Setup of job 7753:
## top
module top (
	input sysclk,     
	input rst,        
	input button_in,
	input [15:0] student_id,
	output[3:0] D5_out,	
	output[3:0] D4_out,	
	output[3:0] D3_out,	
	output[3:0] D2_out,	
	output[3:0] D1_out		
);
wire tick500;
wire tick5s;
wire [15:0] curtime;
wire [15:0] curhash;
wire disp;
rtcClkDivider clkd(
	.sys_clk(sysclk),    
	.rst(rst),
	.tick_500Hz(tick500), 
	.tick_5s(tick5s)
	);
timekeeper timekep(
	.clk(sysclk),    
	.rst(rst),
	.en(tick5s),
	.cur_time(curtime)	
	);
hasher hs(
	.clk(sysclk),  
	.rst(rst),
	.en(tick5s),
	.cur_time(curtime),
	.student_id(student_id),
	.cur_hash(curhash)	
	);
buttonFsm button(
	.clk(sysclk),
	.rst(rst),
	.en(tick500),
	.button(button_in),    
	.stateful_button(disp)
	);
b16toBCD display(
	.to_display(curhash),
	.enable(disp),
	.D5(D5_out),	
	.D4(D4_out),
	.D3(D3_out),
	.D2(D2_out),
	.D1(D1_out)
	);
endmodule
clock: 25.0 ns
lec_check: 0
cap_margin: 40
cell_pad_in_sites_global_placement: 2
core_margin: 2
core_utilization: 40
cts_cluster_size: 100
place_density_lb_addon: 0.05
setup_slack_margin: 5.0
slew_margin: 20
run.sh (not shown) runs the stock make flow with config.mk's settings and CLKGATE_MAP_FILE=.
Job 7753 completed every stage of the flow, and the final layout passed the timing, design-rule and antenna checks.
> inputs changed (job 7753 -> job 1534)
- a change of CAP_MARGIN from 40 to 20
- a deleted CELL_PAD_IN_SITES_GLOBAL_PLACEMENT that had been 2
- a change of CORE_UTILIZATION from 40 to 19
- a change of CTS_CLUSTER_SIZE from 100 to 98
- an added ABC_AREA of 1
- an added CTS_CLUSTER_DIAMETER of 301
- a deleted PLACE_DENSITY_LB_ADDON that had been 0.05
Results
Changes observed in job 1534 relative to job 7753: layout buffering overhead excluding clock cells essentially unchanged, global-route total usage across every layer decreased 13 points, area growth from synthesis to layout increased 6.2 points, routed wire length decreased 7.7%, count of multi-input gates increased about 6.4%. Compared with job 7753, in job 1534 number of gates on the worst path with buffers counted went up about 90%; critical-path maximum fanout moved down. Number of non-clock buffers in the layout (job 1534 vs. job 7753) increases by a few percent. Between job 1534 and job 7753, it is job 1534 whose final cell count is higher, by about 40%. Delta(post-synthesis adder-cell area fraction, job 1534 - job 7753) < 0. [job 1534] area taken by multi-input logic gates fell about 7% relative to job 7753.
### job 1534 -> job 6315
- CELL_PAD_IN_SITES_DETAIL_PLACEMENT: unset -> 1
- PLACE_DENSITY_LB_ADDON: unset -> 0.17
- SETUP_SLACK_MARGIN: 5.0 -> unset
- CORE_UTILIZATION: 19 -> 40
- CTS_CLUSTER_SIZE: 98 -> unset
- CTS_CLUSTER_DIAMETER: 301 -> 291
- CORE_MARGIN: 2 -> 7
- ABC_AREA: 1 -> unset
## What came out
Job 6315 | stages: all done | timing, DRC, antenna: all pass. Summary of job 6315 over job 1534: routability congestion estimate saw an increase; fraction of area in registers saw an increase. Job 6315 ended up with o41ai_1 as its slowest cell on the critical path; job 1534 ended up with clkdlybuf4s50_1. Compared with job 1534, in job 6315 number of well-tap cells placed moved down; number of clock buffers in the layout moved up. Taking job 6315 over job 1534, the final instance count without filler cells ratio works out to 0.72.
> inputs changed (job 6315 -> job 3309)
- MAX_ROUTING_LAYER newly set to met4
- CORE_MARGIN changed from 7 to 6
- CTS_CLUSTER_DIAMETER changed from 291 to 369
- CTS_CLUSTER_SIZE newly set to 93
- CELL_PAD_IN_SITES_DETAIL_PLACEMENT changed from 1 to 0
- ABC_AREA newly set to 1
Results
Critical path depth in job 3309 is 48 higher than in job 6315
Going from job 6315 to job 3309, number of signal-net buffers in the layout shrank by 20%, count of multi-input combinational gates shows an increase of 6.2%, synthesized cell count saw an increase, worst slack on hold paths shrank by 0.0070 ns, cell area held steady.
Destination of the critical timing path: D4_out[3] -> job 3309, D4_out[2] -> job 6315
Against job 6315, worst-case reg-to-reg path depth in job 3309 rose by a little under 10%.
As far as final design utilization is concerned, job 6315 and job 3309 perform about the same.
Clock skew of job 6315 is on par with job 3309.
Comparing power share of the clock group for job 3309 and job 6315, the bigger number came from job 6315.
### job 3309 -> job 6565
- CELL_PAD_IN_SITES_DETAIL_PLACEMENT removed (was 0)
- SETUP_SLACK_MARGIN newly set to 5.0
- CTS_CLUSTER_SIZE removed (was 93)
- MAX_ROUTING_LAYER removed (was met4)
- GPL_TIMING_DRIVEN newly set to 0
- PLACE_DENSITY_LB_ADDON removed (was 0.17)
- GPL_ROUTABILITY_DRIVEN newly set to 1
- CTS_CLUSTER_DIAMETER removed (was 369)
- CORE_MARGIN changed from 6 to 10
Findings:
Higher number of buffer cells added on primary ports was reported by job 3309, not job 6565.
Comparing setup slack of the critical path after layout for job 3309 and job 6565, the bigger number came from job 6565.
Taking job 3309 as the reference, in job 6565 global-route usage now smaller, starting utilization of the core area comparable.
The global-route wire length before repair of job 6565 exceeds that of job 3309 by 0.39%.
As far as number of buffers added by the clock tree synthesis step is concerned, job 6565 and job 3309 perform about the same.
Between job 6565 and job 3309, it is job 6565 whose detail-routed via count per cell is higher, by 0.66%.
Area growth from synthesis to layout in job 6565 is 1.6 points above job 3309.
Going from job 3309 to job 6565, fraction of standard cell area that is sequential shrinks by 0.20 points.
[inputs] job 9076 vs job 6565
- setting PLACE_DENSITY_LB_ADDON to 0.06 for the first time
- setting MIN_ROUTING_LAYER to met2 for the first time
- setting CELL_PAD_IN_SITES_GLOBAL_PLACEMENT to 3 for the first time
- setting CELL_PAD_IN_SITES_DETAIL_PLACEMENT to 2 for the first time
- setting MAX_ROUTING_LAYER to met4 for the first time
--- outcome ---
Power: job 9076 draws more than job 6565. Compared with job 6565, job 9076 shows maximum number of pins on one net before global-route repair higher by 2. When the final numbers for job 6565 and job 9076 were put side by side, the global-route usage turned out to be greater in job 9076. Job 9076 ended with more buffer-and-inverter tally for the worst setup path than job 6565. Job 6565 has lower area growth from synthesis to final layout than job 9076. Job 6565 and job 9076 ended up with roughly the same layout multi-input combinational cell count. Max utilization after layout across job 6565 and job 9076: job 9076. Job 9076 reached the end of the flow, and the finished layout is clean on the timing, design-rule and antenna checks.
Power figures rest on the tool's default switching activity, not on a simulated workload.
